Setup of build 84:
Design top_coldstorage, start of the top module:
module top_coldstorage(
  input         clk,           
  input         rst_n,         
  output        led_fan,       
  output        led_hum,       
  input         sda_lcd_in,
  output        sda_lcd_oe,
  output        scl_lcd,
  input         rx,
  output        tx
);
Size in the first run: roughly 3200 cells after synthesis.
==> flow/config.mk <==
export PLATFORM = sky130hd
export DESIGN_NAME = top_coldstorage
export DESIGN_NICKNAME = top_coldstorage
export VERILOG_FILES = /design/flow/design.v
export SDC_FILE = /design/flow/constraint.sdc
export NUM_CORES = 4
export LEC_CHECK = 0
export ABC_AREA = 1
export CAP_MARGIN = 20
export CORE_MARGIN = 2
export CORE_UTILIZATION = 72
export CTS_CLUSTER_SIZE = 47
export PLACE_DENSITY_LB_ADDON = 0.09
export SETUP_SLACK_MARGIN = 0.78
export SLEW_MARGIN = 20
==> flow/constraint.sdc <==
create_clock -name core_clock -period 3.08 [get_ports {clk}]
set_input_delay 0.6160 -clock core_clock [delete_from_list [all_inputs] [get_ports {clk}]]
set_output_delay 0.6160 -clock core_clock [all_outputs]
set_load 0.01 [all_outputs]
run.sh (not shown) runs the stock make flow with config.mk's settings and CLKGATE_MAP_FILE=.
Stage in which a tool error killed build 84: 5_1_grt.
diff inputs: build 84 => build 68
# build 84
export LEC_CHECK = 0
export ABC_AREA = 1
export CAP_MARGIN = 20
export CORE_MARGIN = 2
export CORE_UTILIZATION = 72
export CTS_CLUSTER_SIZE = 47
export PLACE_DENSITY_LB_ADDON = 0.09
export SETUP_SLACK_MARGIN = 0.78
export SLEW_MARGIN = 20
create_clock -name core_clock -period 3.08 [get_ports {clk}]
# build 68
export LEC_CHECK = 0
export ABC_AREA = 1
export CAP_MARGIN = 20
export CORE_MARGIN = 2
export CORE_UTILIZATION = 70
export CTS_CLUSTER_SIZE = 74
export SLEW_MARGIN = 20
create_clock -name core_clock -period 5.12 [get_ports {clk}]
[summary]
- Build 68 did not stop at any stage, and its layout met the timing, DRC and antenna checks.
- For the die area, build 68 came in about 2.8% higher than build 84 did.
- Build 68 vs. build 84: buffer count from post-CTS setup fixing went down by 150.
- Build 68 -> build 84: number of primary I/O pins delta 0, exact match
- Build 68 vs. build 84: instance count after placement with tap cells included now sits lower, placement-stage cell area now sits lower, final estimated routing congestion in global placement now sits lower.
- Build 68 vs. build 84: count of instances resized after the clock tree is built went down by 368.
- Build 68 vs build 84 on area inside the core boundary: build 68 is the higher one.
- Post-cts hold buffer count down 1 in build 68 wrt build 84
Inputs modified between build 68 and build 56:
# build 68
export LEC_CHECK = 0
export ABC_AREA = 1
export CAP_MARGIN = 20
export CORE_MARGIN = 2
export CORE_UTILIZATION = 70
export CTS_CLUSTER_SIZE = 74
export SLEW_MARGIN = 20
create_clock -name core_clock -period 5.12 [get_ports {clk}]
# build 56
export LEC_CHECK = 0
export CAP_MARGIN = 20
export CORE_MARGIN = 2
export CORE_UTILIZATION = 40
export SLEW_MARGIN = 20
create_clock -name core_clock -period 10.0 [get_ports {clk}]
### Flow results
- Via count of the first global-routing pass, build 56 vs build 68: down by a little under 10%
- Against build 68 as the reference, build 56 delivers a higher netlist area before placement.
- Number of cells in the design after placement shrinks slightly when moving from build 68 to build 56.
- Delta(global routing met2 resource utilization, build 56 - build 68) < 0
- Build 56 has final hold slack above what build 68 had.
diff inputs: build 56 => build 94
# build 56
export LEC_CHECK = 0
export CAP_MARGIN = 20
export CORE_MARGIN = 2
export CORE_UTILIZATION = 40
export SLEW_MARGIN = 20
create_clock -name core_clock -period 10.0 [get_ports {clk}]
# build 94
export LEC_CHECK = 0
export CAP_MARGIN = 20
export CORE_MARGIN = 2
export CORE_UTILIZATION = 53
export SLEW_MARGIN = 20
create_clock -name core_clock -period 5.41 [get_ports {clk}]
--- outcome ---
No stage failed in build 94, and the final checks on the layout all came back clean. Build 94 — non-clock buffer share of cell area 0.26 points higher, build 56 as reference. Build 94 -> build 56: final-report setup violation count delta 0, exact match. Build 94 vs. build 56: power in combinational cells went up by about 90%, average vias per placed instance went up by 4.5%, utilization went up by 14 points, cell count along the critical path went up by 1. Of build 56 and build 94, build 56 shows the lower worst max-slew margin expressed relative to the limit, with build 94 above it. Compared with build 56, in build 94 count of buffers not belonging to the clock network in the layout shows an increase of 27%, routed wire length shows no meaningful change, die width shows a reduction of about 13%, count of non-filler cells in the finished layout shows a reduction of 4.8%.
Power is estimated from default activity; no workload was simulated.
